before:
Design FIR_low_pass_filter, start of the top module:
module FIR_low_pass_filter(
	input clk,
	input rst,
	input [7:0]FIR_IN,
	output reg [16:0]FIR_OUT
);
Size in the first run: ~1300 cells after synthesis, roughly 200 flip-flops, roughly 27 I/O pins.
==> flow/config.mk <==
export PLATFORM = sky130hd
export DESIGN_NAME = FIR_low_pass_filter
export DESIGN_NICKNAME = FIR_low_pass_filter
export VERILOG_FILES = /design/flow/design.v
export SDC_FILE = /design/flow/constraint.sdc
export NUM_CORES = 4
export LEC_CHECK = 0
export ABC_AREA = 0
export CAP_MARGIN = 20
export CELL_PAD_IN_SITES_GLOBAL_PLACEMENT = 3
export CORE_ASPECT_RATIO = 1.43
export CORE_MARGIN = 5
export CORE_UTILIZATION = 23
export CTS_CLUSTER_SIZE = 26
export GPL_TIMING_DRIVEN = 0
export MAX_ROUTING_LAYER = met4
export MIN_ROUTING_LAYER = met2
export PLACE_DENSITY = 0.63
export SETUP_SLACK_MARGIN = -0.35
export SLEW_MARGIN = 20
==> flow/constraint.sdc <==
create_clock -name core_clock -period 3.59 [get_ports {clk}]
set_input_delay 0.7180 -clock core_clock [delete_from_list [all_inputs] [get_ports {clk}]]
set_output_delay 0.7180 -clock core_clock [all_outputs]
set_load 0.01 [all_outputs]
run.sh (not shown) runs the stock make flow with config.mk's settings and CLKGATE_MAP_FILE=.
before completed end to end; final checks failed (negative setup slack).
The inputs of after differ from those of before as listed below.
Settings: a deleted MIN_ROUTING_LAYER that had been met2; a deleted MAX_ROUTING_LAYER that had been met4; a deleted CELL_PAD_IN_SITES_GLOBAL_PLACEMENT that had been 3; a deleted SETUP_SLACK_MARGIN that had been -0.35; a change of PLACE_DENSITY from 0.63 to 0.79; a change of CORE_UTILIZATION from 23 to 59; a change of CORE_MARGIN from 5 to 2; a deleted CTS_CLUSTER_SIZE that had been 26; a change of CORE_ASPECT_RATIO from 1.43 to 0.5; a deleted GPL_TIMING_DRIVEN that had been 0; a deleted ABC_AREA that had been 0; a change of the clock period (ns, I/O delays scaled along) from 3.59 to 7.0.
==> results <==
The average detailed-routed wire length per instance on before is in line with that on after.
From after to before, TritonCTS buffer count did not move at all.
after did not stop at any stage, and its layout met the timing, DRC and antenna checks.
Total detailed-routing wirelength is lower on after


## fjord
FIR_low_pass_filter again, from the RTL that the note above started with.
export LEC_CHECK = 0
export ABC_AREA = 1
export CAP_MARGIN = 20
export CORE_MARGIN = 2
export CORE_UTILIZATION = 72
export SLEW_MARGIN = 20
create_clock -name core_clock -period 5.39 [get_ports {clk}]
### fjord -> maple
Settings: swapping 72 for 40 in CORE_UTILIZATION; clearing ABC_AREA, which used to be 1; swapping 5.39 for 7.0 in the clock period (ns, I/O delays scaled along).
==> comparison <==
In summary, maple completed successfully, with a layout that passed the timing, DRC and antenna checks. Summary of maple over fjord: area fraction of clock buffers and clock inverters essentially unchanged; core box area grew by 70%; placement-stage cell area decreased 4.3%; met3 layer usage reported by global route shrank by 2.4 points. Against fjord, flop-to-flop setup slack in maple came out better.
## Diff of input files: willow against maple
Settings: setting PLACE_DENSITY to 0.42 for the first time; setting CTS_CLUSTER_SIZE to 95 for the first time; setting TNS_END_PERCENT to 15 for the first time; changing CORE_UTILIZATION from 40 to 55; setting CTS_CLUSTER_DIAMETER to 331 for the first time.
==> comparison <==
- Per the comparison of willow with maple, area after synthesis comparable.
- Against maple, willow reports a flop-to-flop setup slack that is lower.
- As far as clock transition at the registers of the reported paths is concerned, maple and willow perform about the same.
- Looking at worst setup slack, willow sits 0.024 ns lower than maple does.
[inputs] tundra vs willow
Settings: CTS_CLUSTER_DIAMETER now 323, was 331; CORE_ASPECT_RATIO now 1.94, previously not set; TNS_END_PERCENT no longer set, was 15; PLACE_DENSITY_LB_ADDON now 0.27, previously not set; SLEW_MARGIN now 0, was 20; CORE_UTILIZATION now 40, was 55; CTS_CLUSTER_SIZE now 98, was 95; ABC_AREA now 0, previously not set; PLACE_DENSITY no longer set, was 0.42.
==> comparison <==
Sort willow and tundra by clock period minus worst slack asc -> top: tundra
Re sequential fraction of total cell area: willow and tundra aren't equal, and the lower value belongs to tundra.
Per the comparison of tundra with willow, final design area excluding fillers rose by 1.1%, met2 wirelength from detailed routing rose by 5.3 mm.


== run A ==
FIR_low_pass_filter again, from the RTL that the note above started with.
clock: 3.77 ns
lec_check: 0
cap_margin: 20
core_margin: 2
core_utilization: 72
cts_cluster_size: 49
place_density_lb_addon: 0.0
setup_slack_margin: 1.07
slew_margin: 20
[run A] flow finished | final checks: failed | reasons: setup timing
[inputs] run B vs run A
- CTS_CLUSTER_SIZE now 31, was 49
- SETUP_SLACK_MARGIN now 0.88, was 1.07
- the clock period (ns, I/O delays scaled along) now 3.05, was 3.77
- FAIL run B @ global routing (5_1_grt): tool exited with error
- Complete run, failing final checks: run A, reason setup timing.
- The average footprint of a synthesized cell on run B is in line with that on run A.
- Relative to run A, number of placed instances, taps included increased by about 6% in run B.
- Cell count after synthesis came out exactly the same in run A and run B.
- Summary of run B over run A: HPWL reported at the end of detailed placement rose 3300 microns; height of the die ~0 delta; sequential share of the synthesized area flat; weighted congestion at the end of routability-driven global placement rose 1.5%.
- Taking run A as 1.0, run B lands at 1.05 on placed instance area.
--- input diff run B..run C ---
- a change of CORE_UTILIZATION from 72 to 51
- a deleted PLACE_DENSITY_LB_ADDON that had been 0.0
- a deleted SETUP_SLACK_MARGIN that had been 0.88
- a deleted CTS_CLUSTER_SIZE that had been 31
- a change of the clock period (ns, I/O delays scaled along) from 3.05 to 4.56
Results
- Looking at the reports, run C completed the entire flow and the layout it produced met the timing, DRC and antenna checks.
- Of run C and run B, the higher die size belongs to run C.
- Run C — number of gates resized after cts 204 lower, run B as reference
- Changes observed in run C relative to run B: instance area at placement shows a reduction of 0.0014 sq mm; final weighted congestion of routability-driven global placement down 9.4%.
[inputs] run D vs run C
- changing CORE_UTILIZATION from 51 to 35
- changing the clock period (ns, I/O delays scaled along) from 4.56 to 11.1
Findings:
Run D has maximum frequency below what run C had.
Run D vs. run C: area of the placeable core grew by 0.013 sq mm; register fraction of the total cell area went down.
#### Input delta (run E over run D)
- a change of CORE_UTILIZATION from 35 to 72
- a change of the clock period (ns, I/O delays scaled along) from 11.1 to 3.05
--- outcome ---
- On non-clock buffer count in the final layout, the lower figure sits with run D, not run E.
- Compared with run D, in run E effective utilization at floorplan went up 38 points; detailed-route wire length grew by about 110%.
- Run E against run D; combinational cell area excluding buffers and inverters is up by more than 10%.
- Run D: full flow OK, the timing, DRC and antenna checks passed
- Layout checks on run E: not met. Flow itself completed; violations: setup timing.


v19:
The RTL this note starts from:
==> flow/design.v <==
module FIR_low_pass_filter(
	input clk,
	input rst,
	input [7:0]FIR_IN,
	output reg [16:0]FIR_OUT
);
reg[7:0] delay_pipeline1;
reg[7:0] delay_pipeline2;
reg[7:0] delay_pipeline3;
reg[7:0] delay_pipeline4;
reg[7:0] delay_pipeline5;
reg[7:0] delay_pipeline6;
reg[7:0] delay_pipeline7;
reg[7:0] delay_pipeline8;
reg[7:0] delay_pipeline9;
wire[7:0] coeff1 = 8'd7;	 
wire[7:0] coeff2 = 8'd5;
wire[7:0] coeff3 = 8'd51;
wire[7:0] coeff4 = 8'd135;
wire[7:0] coeff5 = 8'd179;
wire[7:0] coeff6 = 8'd135;
wire[7:0] coeff7 = 8'd51;
wire[7:0] coeff8 = 8'd5;
wire[7:0] coeff9 = 8'd7;
reg signed [16:0] multi_data1 ; 
reg signed [16:0] multi_data2 ;
reg signed [16:0] multi_data3 ;
reg signed [16:0] multi_data4 ;
reg signed [16:0] multi_data5 ;
reg signed [16:0] multi_data6 ;
reg signed [16:0] multi_data7 ;
reg signed [16:0] multi_data8 ;
reg signed [16:0] multi_data9 ;
always@(posedge clk or negedge rst)
if(!rst)
begin
	delay_pipeline1 <= 8'b0 ;
	delay_pipeline2 <= 8'b0 ;
	delay_pipeline3 <= 8'b0 ;
	delay_pipeline4 <= 8'b0 ;
	delay_pipeline5 <= 8'b0 ;
	delay_pipeline6 <= 8'b0 ;
	delay_pipeline7 <= 8'b0 ;
	delay_pipeline8 <= 8'b0 ;
	delay_pipeline9 <= 8'b0 ;
end
else
begin
	delay_pipeline1 <= FIR_IN;
	delay_pipeline2 <= delay_pipeline1 ;
	delay_pipeline3 <= delay_pipeline2 ;
	delay_pipeline4 <= delay_pipeline3 ;
	delay_pipeline5 <= delay_pipeline4 ;
	delay_pipeline6 <= delay_pipeline5 ;
	delay_pipeline7 <= delay_pipeline6 ;
	delay_pipeline8 <= delay_pipeline7 ;
	delay_pipeline9 <= delay_pipeline8 ;
end
always@(posedge clk or negedge rst)  
	if(!rst)
		multi_data1 <= 17'b0 ;
	else
		multi_data1 <= delay_pipeline1*coeff1 ;
always@(posedge clk or negedge rst)  
	if(!rst)
		multi_data2 <= 17'b0 ;
	else
		multi_data2 <= delay_pipeline2*coeff2 ;
always@(posedge clk or negedge rst)  
	if(!rst)
		multi_data3 <= 17'b0 ;
	else
		multi_data3 <= delay_pipeline3*coeff3 ;
always@(posedge clk or negedge rst)  
	if(!rst)
		multi_data4 <= 17'b0 ;
	else
		multi_data4 <= delay_pipeline4*coeff4 ;
always@(posedge clk or negedge rst)  
	if(!rst)
		multi_data5 <= 17'b0 ;
	else
		multi_data5 <= delay_pipeline5*coeff5 ;
always@(posedge clk or negedge rst)  
	if(!rst)
		multi_data6 <= 17'b0 ;
	else
		multi_data6 <= delay_pipeline6*coeff6 ;
always@(posedge clk or negedge rst)  
	if(!rst)
		multi_data7 <= 17'b0 ;
	else
		multi_data7 <= delay_pipeline7*coeff7 ;
always@(posedge clk or negedge rst)  
	if(!rst)
		multi_data8 <= 17'b0 ;
	else
		multi_data8 <= delay_pipeline8*coeff8 ;
always@(posedge clk or negedge rst)  
	if(!rst)
		multi_data9 <= 17'b0 ;
	else
		multi_data9 <= delay_pipeline9*coeff9 ;
always@(posedge clk or negedge rst)
	if(!rst)
		FIR_OUT <= 16'b0 ;
	else
		FIR_OUT <= multi_data1 + multi_data2 + multi_data3 + multi_data4 +multi_data5 + multi_data6 + multi_data7 + multi_data8 + multi_data9 ;
endmodule
export LEC_CHECK = 0
export ABC_AREA = 0
export CAP_MARGIN = 20
export CELL_PAD_IN_SITES_DETAIL_PLACEMENT = 1
export CORE_ASPECT_RATIO = 1.92
export CORE_MARGIN = 9
export CORE_UTILIZATION = 40
export CTS_CLUSTER_DIAMETER = 293
export CTS_CLUSTER_SIZE = 32
export GPL_ROUTABILITY_DRIVEN = 0
export HOLD_SLACK_MARGIN = 0.09
export MAX_ROUTING_LAYER = met5
export MIN_ROUTING_LAYER = met2
export PLACE_DENSITY_LB_ADDON = 0.26
export SETUP_SLACK_MARGIN = 0.55
export SLEW_MARGIN = 40
export TNS_END_PERCENT = 15
create_clock -name core_clock -period 4.02 [get_ports {clk}]
The flow for v19 finished, though final verification flagged setup timing.
The following lists how v15 was set up differently from v19:
# v19
export LEC_CHECK = 0
export ABC_AREA = 0
export CAP_MARGIN = 20
export CELL_PAD_IN_SITES_DETAIL_PLACEMENT = 1
export CORE_ASPECT_RATIO = 1.92
export CORE_MARGIN = 9
export CORE_UTILIZATION = 40
export CTS_CLUSTER_DIAMETER = 293
export CTS_CLUSTER_SIZE = 32
export GPL_ROUTABILITY_DRIVEN = 0
export HOLD_SLACK_MARGIN = 0.09
export MAX_ROUTING_LAYER = met5
export MIN_ROUTING_LAYER = met2
export PLACE_DENSITY_LB_ADDON = 0.26
export SETUP_SLACK_MARGIN = 0.55
export SLEW_MARGIN = 40
export TNS_END_PERCENT = 15
create_clock -name core_clock -period 4.02 [get_ports {clk}]
# v15
export LEC_CHECK = 0
export CAP_MARGIN = 20
export CORE_MARGIN = 2
export CORE_UTILIZATION = 40
export SLEW_MARGIN = 20
create_clock -name core_clock -period 4.56 [get_ports {clk}]
### Flow results
- v15 went all the way through the flow, and no timing, DRC or antenna check failed.
- Delta (v15 minus v19): number of logic stages on the critical path including buffering saw an increase, clock-buffer cell count saw an increase.
- Note that the first-pass GRT wire length recorded for v19 amounts to 1.4 times the value seen in v15.
Changes in v53 relative to v15:
# v15
export LEC_CHECK = 0
export CAP_MARGIN = 20
export CORE_MARGIN = 2
export CORE_UTILIZATION = 40
export SLEW_MARGIN = 20
create_clock -name core_clock -period 4.56 [get_ports {clk}]
# v53
export LEC_CHECK = 0
export CAP_MARGIN = 20
export CORE_MARGIN = 2
export CORE_UTILIZATION = 72
export PLACE_DENSITY = 0.35
export SETUP_SLACK_MARGIN = 0.88
export SLEW_MARGIN = 20
create_clock -name core_clock -period 3.05 [get_ports {clk}]
- v15 has completed all stages; timing, DRC and antenna checks passed.
- v53: aborted in 5_1_grt (tool error)
- Number of rows in the core area of v53 falls short of that of v15 by more than a quarter.
- Re number of gates given a new drive strength after cts: v15 was lower than v53.
- Lower placed standard-cell area was reported by v15, not v53.
- Taking v53 as 1.0, v15 lands at 1.3 on width of the chip.
- v15 -> v53: parity-gate share of the synthesized area counting xor and xnor cells delta 0, exact match
- Compared with v15, v53 shows a higher post-detailed-placement half-perimeter wirelength.
- Area of the core region: v53 vs v15 down 45%
- Comparing v15 and v53, the lower total placed cells including tap cells was measured on v53.
- Taking v15 over v53, the die area ratio works out to 1.8.
The inputs of v43 differ from those of v53 as listed below.
# v53
export LEC_CHECK = 0
export CAP_MARGIN = 20
export CORE_MARGIN = 2
export CORE_UTILIZATION = 72
export PLACE_DENSITY = 0.35
export SETUP_SLACK_MARGIN = 0.88
export SLEW_MARGIN = 20
create_clock -name core_clock -period 3.05 [get_ports {clk}]
# v43
export LEC_CHECK = 0
export CAP_MARGIN = 20
export CORE_MARGIN = 2
export CORE_UTILIZATION = 72
export SETUP_SLACK_MARGIN = -0.23
export SLEW_MARGIN = 20
create_clock -name core_clock -period 3.49 [get_ports {clk}]
Relative to v53, the HPWL after detailed placement measured on v43 has decreased by more than 10%. Final checks on v43, whose flow otherwise completed, came back failing, citing setup timing. Per the comparison of v43 with v53, post-CTS setup buffer count went down 44, instance tally after logic synthesis held, worst slack at placement went up 360 ps, count of flip-flops with a built-in enable after synthesis held.


Starts from the design.v that is shown in full above.
Settings: LEC_CHECK=0, ABC_AREA=1, CAP_MARGIN=20, CORE_MARGIN=2, CORE_UTILIZATION=72, CTS_CLUSTER_DIAMETER=206, PLACE_DENSITY_LB_ADDON=0.09, SETUP_SLACK_MARGIN=0.94, SLEW_MARGIN=20; clock period 3.25 ns.
The baseline did not get past global routing.
Next try:
Settings changed: CORE_ASPECT_RATIO set to 1.19, CTS_CLUSTER_DIAMETER 206 to not set, PLACE_DENSITY_LB_ADDON 0.09 to not set, SETUP_SLACK_MARGIN 0.94 to not set, TNS_END_PERCENT set to 50.
Clock period 3.25 ns to 3.71 ns, I/O delays scaled along.
The changed run produced a layout that fails on negative setup slack.
Die size stays flat.
Synthesized area is unchanged.
Synthesized cell count does not change.
Next try:
Settings changed: CORE_ASPECT_RATIO 1.19 to not set, PLACE_DENSITY_LB_ADDON set to 0.2, SETUP_SLACK_MARGIN set to 0.37, TNS_END_PERCENT 50 to not set.
Clock period 3.71 ns to 3.49 ns, I/O delays scaled along.
The new run completed and failed the layout checks on negative setup slack.
Global-route usage climbs by 5.9 points.
First-iteration DRC count climbs by 78%.
Setup slack gets worse by 430 ps.
Clock skew climbs by 3.2 ps.
Non-clock buffer count climbs by 38.
Next try:
Settings changed: CORE_ASPECT_RATIO set to 1.32, PLACE_DENSITY_LB_ADDON 0.2 to not set, SETUP_SLACK_MARGIN 0.37 to not set, TNS_END_PERCENT set to 50.
Clock period 3.49 ns to 3.71 ns, I/O delays scaled along.
The changed run ran to the end with violations: negative setup slack.
Maximum frequency increases by a few percent.
Setup slack is better by 430 ps.
Synthesized area is unchanged.
Final cell count decreases slightly.
Next try:
Settings changed: CORE_ASPECT_RATIO 1.32 to not set, PLACE_DENSITY set to 0.35, SETUP_SLACK_MARGIN set to 0.97, TNS_END_PERCENT 50 to not set.
Clock period 3.71 ns to 3.84 ns, I/O delays scaled along.
Effect:
- The changed run reached the layout checks and failed them: negative setup slack
- non-clock buffer count goes up by 49
- critical path depth goes up by 1
- worst hold slack loses 9.9 ps
- global-route usage goes up by 5.1 points
- utilization goes up by 9.5 points
- area after synthesis does not change
- register-to-register slack loses 80 ps
- die size is about the same
Next try:
Settings changed: ABC_AREA 1 to not set, PLACE_DENSITY 0.35 to not set, SETUP_SLACK_MARGIN 0.97 to -0.16.
=> The new run reached the layout checks and failed them: negative setup slack. Setup slack is worse by 190 ps. Design area falls by about 15%. Sequential share of layout area rises by 4.4 points. Final cell count falls by 19%. Utilization falls by 8.1 points. Die size falls by about 6%. Non-clock buffer count falls by 25.
